// Viterbi
module Viterbi(Dx, Rx, oen, rxrdy, clock, seqrdy,reset
    );
Size in the first run: about 16000 sq um of cells after synthesis.
clock: 8.85 ns
lec_check: 0
abc_area: 1
cap_margin: 20
cell_pad_in_sites_global_placement: 1
core_margin: 2
core_utilization: 68
cts_cluster_size: 25
gpl_routability_driven: 0
max_routing_layer: met5
place_density_lb_addon: 0.07
setup_slack_margin: 0.55
slew_margin: 25
run.sh (not shown) runs the stock make flow with config.mk's settings and CLKGATE_MAP_FILE=.
The first run died in 3_1_place_gp_skip_io.
Next try:
CAP_MARGIN = 30   (was 20)
CELL_PAD_IN_SITES_GLOBAL_PLACEMENT = default   (was 1)
GPL_ROUTABILITY_DRIVEN = default   (was 0)
PLACE_DENSITY_LB_ADDON = default   (was 0.07)
SETUP_SLACK_MARGIN = 0.21   (was 0.55)
SLEW_MARGIN = 10   (was 25)
Effect: Now the flow completed without violations. Area after synthesis is unchanged. Die area does not change. Synthesized cell count is unchanged.
Next try:
CELL_PAD_IN_SITES_GLOBAL_PLACEMENT = 1   (was default)
GPL_ROUTABILITY_DRIVEN = 0   (was default)
SLEW_MARGIN = 25   (was 10)
With this change the flow failed in 3_1_place_gp_skip_io on GPL-0301.
Die area stays the same.
Area after synthesis is unchanged.
Synthesized cell count stays the same.
Next try:
CAP_MARGIN = 20   (was 30)
CELL_PAD_IN_SITES_GLOBAL_PLACEMENT = default   (was 1)
CORE_UTILIZATION = 72   (was 68)
CTS_CLUSTER_SIZE = default   (was 25)
GPL_ROUTABILITY_DRIVEN = default   (was 0)
MAX_ROUTING_LAYER = default   (was met5)
PLACE_DENSITY_LB_ADDON = 0.2   (was default)
SETUP_SLACK_MARGIN = 1.81   (was 0.21)
SLEW_MARGIN = 20   (was 25)
clock period = 7.79 ns   (was 8.85 ns; I/O delays follow)
This time the run never finished: it broke off in 5_1_grt (GRT-0232).
Synthesized area is unchanged.
Die area is lower by a few percent.
Synthesized cell count is unchanged.

---

Viterbi again, from the RTL that the note above started with.
clock: 8.0 ns
lec_check: 0
abc_area: 0
cap_margin: 20
core_margin: 8
core_utilization: 40
cts_cluster_size: 42
gpl_timing_driven: 0
hold_slack_margin: 0.25
min_routing_layer: met2
place_density_lb_addon: 0.27
slew_margin: 25
The first run reached the layout checks and failed them: setup timing.
Edit:
Settings changed: ABC_AREA 0 to 1, CTS_CLUSTER_SIZE 42 to default, GPL_TIMING_DRIVEN 0 to default, HOLD_SLACK_MARGIN 0.25 to default, SLEW_MARGIN 25 to 20.
What happened: With this change the flow produced a clean layout. Hold slack loses 14 ps. Setup slack gains 540 ps. Clock-buffer cell count went down by 4. Non-clock buffer count falls by 178. Flip-flop count stays the same.
Edit:
Settings changed: CORE_MARGIN 8 to 2, CORE_UTILIZATION 40 to 68, CTS_CLUSTER_DIAMETER from default to 255, MIN_ROUTING_LAYER met2 to default, PLACE_DENSITY_LB_ADDON 0.27 to 0.06.
- cell area is lower by about 1.8%
- final cell count is lower by about 9%
- routed wire length is lower by 5.7%

---

Viterbi again, from the RTL that the note above started with.
make LEC_CHECK=0 ABC_AREA=1 CAP_MARGIN=5 CORE_ASPECT_RATIO=1.58 CORE_MARGIN=2 CORE_UTILIZATION=72 CTS_CLUSTER_DIAMETER=201 CTS_CLUSTER_SIZE=72 MAX_ROUTING_LAYER=met4 PLACE_DENSITY_LB_ADDON=0.24 SETUP_SLACK_MARGIN=-0.15 SLEW_MARGIN=10 finish   # period 4.28 ns
The baseline ended with an error in global routing, error GRT-0232.
==> next run, changes <==
Settings changed: ABC_AREA 1 to default, CAP_MARGIN 5 to 20, CORE_ASPECT_RATIO 1.58 to default, CTS_CLUSTER_DIAMETER 201 to default, CTS_CLUSTER_SIZE 72 to default, MAX_ROUTING_LAYER met4 to default, PLACE_DENSITY from default to 0.4, PLACE_DENSITY_LB_ADDON 0.24 to default, SETUP_SLACK_MARGIN -0.15 to default, SLEW_MARGIN 10 to 20.
Clock period 4.28 ns to 6.57 ns, I/O delays scaled along.
- Now the flow did not get past clock tree synthesis (DPL-0033)
- synthesized area came out higher by 3.5%
- synthesized cell count drops by about 19%
- die area grows by about 3.2%
==> next run, changes <==
Settings changed: ABC_AREA from default to 1, CORE_UTILIZATION 72 to 70, PLACE_DENSITY 0.4 to default, PLACE_DENSITY_LB_ADDON from default to 0.27.
Clock period 6.57 ns to 7.79 ns, I/O delays scaled along.
Outcome: The new run went through all stages and came out clean; synthesized area went down by 3.3%; die size went down by 0.57%; synthesized cell count went up by 23%.
==> next run, changes <==
Settings changed: CORE_UTILIZATION 70 to 72, CTS_CLUSTER_DIAMETER from default to 370, CTS_CLUSTER_SIZE from default to 83, PLACE_DENSITY_LB_ADDON 0.27 to 0.16.
Clock period 7.79 ns to 6.29 ns, I/O delays scaled along.
After rerunning: The new run never finished: it broke off in global routing, error GRT-0232. Die area falls by a few percent. Synthesized area is unchanged. Synthesized cell count stays the same.
==> next run, changes <==
Settings changed: ABC_AREA 1 to default, CORE_UTILIZATION 72 to 66, CTS_CLUSTER_DIAMETER 370 to default, CTS_CLUSTER_SIZE 83 to default, PLACE_DENSITY_LB_ADDON 0.16 to default.
Clock period 6.29 ns to 9.05 ns, I/O delays scaled along.
=>
- The new run completed with no timing, DRC or antenna violations
- synthesized cell count falls by 19%
- die size rises by 13%
- area after synthesis rises by 3.5%

---

Viterbi again, from the RTL that the note above started with.
// Viterbi
module Viterbi(Dx, Rx, oen, rxrdy, clock, seqrdy,reset
    );
output Dx;
output oen;
output rxrdy;
input [1:0] Rx;
input seqrdy;
input reset;
input clock;
wire[3:0] A0_out;
wire[3:0] A1_out;
wire[3:0] A2_out;
wire[3:0] A3_out;
wire[3:0] A4_out;
wire[3:0] A5_out;
wire[3:0] A6_out;
wire[3:0] A7_out;
 wire [3:0] acs0_pm_out;
 wire [3:0] acs1_pm_out;
 wire [3:0] acs2_pm_out;
 wire [3:0] acs3_pm_out;
 wire [3:0] acs4_pm_out;
 wire [3:0] acs5_pm_out;   
 wire [3:0] acs6_pm_out;   
 wire [3:0] acs7_pm_out;
wire acs0_label;
wire acs1_label;
wire acs2_label;
wire acs3_label;
wire acs4_label;
wire acs5_label;
wire acs6_label;
wire acs7_label;
wire len;
wire aen;
wire [3:0] min_metric;
assign rxrdy = len;
wire [1:0] HD1;	wire [1:0] HD9;
wire [1:0] HD2;	wire [1:0] HD10;
wire [1:0] HD3;   wire [1:0] HD11;
wire [1:0] HD4;	wire [1:0] HD12;
wire [1:0] HD5;	wire [1:0] HD13;
wire [1:0] HD6;	wire [1:0] HD14;
wire [1:0] HD7;	wire [1:0] HD15;
wire [1:0] HD8;	wire [1:0] HD16;
BMU U1(.HD1(HD1), .HD2(HD2), .HD3(HD3), .HD4(HD4), .HD5(HD5), .HD6(HD6), .HD7(HD7), .HD8(HD8), .HD9(HD9), .HD10(HD10), .HD11(HD11), .HD12(HD12), .HD13(HD13), .HD14(HD14), .HD15(HD15), .HD16(HD16), .Rx(Rx), .len(len & seqrdy), .clock(clock), .reset(reset)
);
ACSU U2(.acs0_pm_out(acs0_pm_out), .acs1_pm_out(acs1_pm_out), 
              .acs2_pm_out(acs2_pm_out), .acs3_pm_out(acs3_pm_out), 
              .acs4_pm_out(acs4_pm_out), .acs5_pm_out(acs5_pm_out), 
              .acs6_pm_out(acs6_pm_out), .acs7_pm_out(acs7_pm_out),
              .acs0_label(acs0_label),   .acs1_label(acs1_label), 
              .acs2_label(acs2_label),   .acs3_label(acs3_label), 
              .acs4_label(acs4_label),   .acs5_label(acs5_label), 
              .acs6_label(acs6_label),   .acs7_label(acs7_label),
              .acs0_pm_ina(A0_out),  .acs0_pm_inb(A4_out), .HD0_ina(HD1), .HD0_inb(HD9),
              .acs1_pm_ina(A0_out),  .acs1_pm_inb(A4_out), .HD1_ina(HD2), .HD1_inb(HD10),
  ...
Settings: LEC_CHECK=0, CAP_MARGIN=5, CORE_ASPECT_RATIO=1.58, CORE_MARGIN=2, CORE_UTILIZATION=72, CTS_CLUSTER_DIAMETER=348, CTS_CLUSTER_SIZE=57, MAX_ROUTING_LAYER=met4, PLACE_DENSITY=0.66, SETUP_SLACK_MARGIN=-0.36, SLEW_MARGIN=10; clock period 4.94 ns.
The baseline failed in global routing.
==> next run, changes <==
- CAP_MARGIN: 5 -> 20
- CORE_ASPECT_RATIO: 1.58 -> unset
- CORE_UTILIZATION: 72 -> 40
- CTS_CLUSTER_DIAMETER: 348 -> unset
- CTS_CLUSTER_SIZE: 57 -> unset
- MAX_ROUTING_LAYER: met4 -> unset
- PLACE_DENSITY: 0.66 -> unset
- SETUP_SLACK_MARGIN: -0.36 -> unset
- SLEW_MARGIN: 10 -> 20
- clock period: 4.94 -> 8.0 ns (I/O delays scaled with it)
This time the run ran to the end with no violations. Area after synthesis is unchanged. Die area climbs by 77%. Synthesized cell count stays the same.
==> next run, changes <==
- CORE_UTILIZATION: 40 -> 52
- clock period: 8.0 -> 3.79 ns (I/O delays scaled with it)
Outcome: The changed run completed, yet does not pass: negative setup slack. Fmax grows by 1.9%. Final area grows by 12%. Sequential share of layout area decreases by 3.2 points. Non-clock buffer count goes up by 210.
==> next run, changes <==
- CORE_UTILIZATION: 52 -> 46
- TNS_END_PERCENT: unset -> 5
- clock period: 3.79 -> 4.42 ns (I/O delays scaled with it)
=>
- The new run completed and failed the layout checks on negative setup slack
- global-route usage came out lower by 3.7 points
- flip-flop count is unchanged
- routed wire length came out lower slightly
- clock-buffer cell count came out higher by 2
==> next run, changes <==
- ABC_AREA: unset -> 1
- CORE_UTILIZATION: 46 -> 72
- CTS_CLUSTER_SIZE: unset -> 83
- PLACE_DENSITY_LB_ADDON: unset -> 0.27
- TNS_END_PERCENT: 5 -> unset
- clock period: 4.42 -> 7.77 ns (I/O delays scaled with it)
Outcome: The changed run passed the timing, design-rule and antenna checks. Wire length is lower by 9.2%. Die size is lower by 38%. Setup slack improved by 3.8 ns.

---

Viterbi again, from the RTL that the note above started with.
## Viterbi
module Viterbi(Dx, Rx, oen, rxrdy, clock, seqrdy,reset
    );
clock: 3.51 ns
lec_check: 0
abc_area: 1
cap_margin: 20
core_aspect_ratio: 0.5
core_margin: 2
core_utilization: 72
cts_cluster_diameter: 282
cts_cluster_size: 98
place_density: 0.42
setup_slack_margin: 0.54
slew_margin: 20
The starting point ended with an error in 5_1_grt, error GRT-0232.
Change:
CTS_CLUSTER_DIAMETER = 395   (was 282)
CTS_CLUSTER_SIZE = 95   (was 98)
PLACE_DENSITY = 0.39   (was 0.42)
SETUP_SLACK_MARGIN = 0.53   (was 0.54)
TNS_END_PERCENT = 5   (was unset)
clock period = 2.48 ns   (was 3.51 ns; I/O delays follow)
The changed run did not get past 5_1_grt (DPL-0038).
Area after synthesis stays the same.
Die area is unchanged.
Synthesized cell count stays the same.
Change:
TNS_END_PERCENT = unset   (was 5)
Now the flow died in 4_1_cts.
Die area stays the same.
Area after synthesis does not change.
Synthesized cell count does not change.
Change:
ABC_AREA = unset   (was 1)
CORE_ASPECT_RATIO = unset   (was 0.5)
CTS_CLUSTER_DIAMETER = 282   (was 395)
CTS_CLUSTER_SIZE = 98   (was 95)
PLACE_DENSITY = 0.42   (was 0.39)
SETUP_SLACK_MARGIN = unset   (was 0.53)
clock period = 3.51 ns   (was 2.48 ns; I/O delays follow)
Outcome:
- This time the run aborted during 5_1_grt on GRT-0232
- die area went up by 3.1%
- synthesized area went up by 3.5%
- synthesized cell count went down by 19%

---

## wip/lagoon
Starting RTL as in the previous note.
clock: 4.94 ns
lec_check: 0
abc_area: 1
cap_margin: 5
core_aspect_ratio: 1.58
core_margin: 2
core_utilization: 72
cts_cluster_diameter: 201
cts_cluster_size: 57
max_routing_layer: met4
place_density_lb_addon: 0.24
setup_slack_margin: -0.36
slew_margin: 10
wip/lagoon did not finish; a tool error ended it in 5_1_grt.
The inputs of wip/sierra differ from those of wip/lagoon as listed below.
Settings: CAP_MARGIN changed from 5 to 20; CORE_ASPECT_RATIO changed from 1.58 to 0.99; CTS_CLUSTER_DIAMETER changed from 201 to 72; SETUP_SLACK_MARGIN removed (was -0.36); CTS_CLUSTER_SIZE changed from 57 to 15; SLEW_MARGIN changed from 10 to 40; PLACE_DENSITY_LB_ADDON changed from 0.24 to 0.2; the clock period (ns, I/O delays scaled along) changed from 4.94 to 7.09.
[summary]
wip/sierra: flow complete, layout not clean; failing: setup timing
wip/sierra against wip/lagoon: pre-CTS worst setup slack went up by 1620 ps; core area went up by about 0.5%; die size was more or less identical.
#### Input delta (wip/tundra over wip/sierra)
Settings: SLEW_MARGIN changed from 40 to 10; PLACE_DENSITY_LB_ADDON removed (was 0.2); CTS_CLUSTER_DIAMETER changed from 72 to 322; CORE_UTILIZATION changed from 72 to 71; CTS_CLUSTER_SIZE changed from 15 to 34; the clock period (ns, I/O delays scaled along) changed from 7.09 to 6.09.
- In the summary table, wip/tundra is marked failed, with error ODB-0269 raised in 5_1_grt.
- Changes observed in wip/tundra relative to wip/sierra: number of cell rows barely changed, worst setup slack after placement shows a reduction of 420 ps, count of cell types in the netlist has remained practically unchanged, total CTS buffers down 9.
- Number of cells in the yosys synthesis report: wip/tundra vs wip/sierra identical
- Re proportion of register bits with asynchronous set or reset after synthesis: no difference whatsoever between wip/sierra and wip/tundra.
- In the floorplan summary, wip/tundra is listed with a die area greater than that of wip/sierra.
- Taking wip/sierra as the reference, in wip/tundra buffer count from post-CTS setup fixing moved up, placement-stage cell area shows an increase of about 9%.
For wip/xenon, these inputs were changed with respect to wip/tundra:
Settings: swapping 71 for 70 in CORE_UTILIZATION; clearing CTS_CLUSTER_DIAMETER, which used to be 322; swapping 34 for 75 in CTS_CLUSTER_SIZE; putting PLACE_DENSITY_LB_ADDON at 0.27 where nothing was set; putting TNS_END_PERCENT at 5 where nothing was set; clearing MAX_ROUTING_LAYER, which used to be met4; clearing CORE_ASPECT_RATIO, which used to be 0.99; swapping 10 for 20 in SLEW_MARGIN; swapping 6.09 for 6.25 in the clock period (ns, I/O delays scaled along).
Results
wip/xenon: aborted in 5_1_grt (tool error)
As of wip/xenon, area inside the core boundary had risen by a few percent compared to wip/tundra.
wip/tundra → wip/xenon: cell row count picked up an extra 1; area fraction in and, or, nand and nor cells after synthesis neither gained nor lost much; die area picked up an extra about 1.4%; synthesized cell count neither gained nor lost much.
diff inputs: wip/xenon => wip/garnet
Settings: PLACE_DENSITY_LB_ADDON no longer set, was 0.27; CTS_CLUSTER_DIAMETER now 382, previously not set; CORE_UTILIZATION now 72, was 70; SETUP_SLACK_MARGIN now 2.58, previously not set; ABC_AREA no longer set, was 1; CTS_CLUSTER_SIZE now 10, was 75; the clock period (ns, I/O delays scaled along) now 8.67, was 6.25.
Findings:
- Measured against each other, wip/xenon and wip/garnet differ in number of buffers added by the clock tree synthesis step, the lower figure coming from wip/xenon.
- wip/garnet: PASS, flow complete, no timing, DRC or antenna violations
- Compared with wip/xenon, in wip/garnet complex-gate fraction of the synthesized area saw a decrease, xor-xnor portion of the synthesized cell area saw an increase.
--- input diff wip/garnet..wip/violet ---
Settings: swapping 10 for 79 in CTS_CLUSTER_SIZE; clearing CTS_CLUSTER_DIAMETER, which used to be 382; swapping 72 for 57 in CORE_UTILIZATION; swapping 2.58 for -0.4 in SETUP_SLACK_MARGIN; swapping 8.67 for 4.42 in the clock period (ns, I/O delays scaled along).
Findings:
On final period demand of the worst path, wip/garnet loses to wip/violet.
Diff wip/garnet -> wip/violet: critical path depth grew by 8.8%, non-clock buffer share of cell area grew by 7.1 points, wire length of the first global-routing pass grew by 0.75%, met1 wire length grew by 2.3%.
Of wip/garnet and wip/violet, only wip/garnet finishes the flow clean.
Layout checks on wip/violet: not met. Flow itself completed; violations: setup timing.
wip/garnet → wip/violet: clock latency of the later-clocked register in the worst-skew pair saw a decrease, post-route worst setup slack saw a decrease.
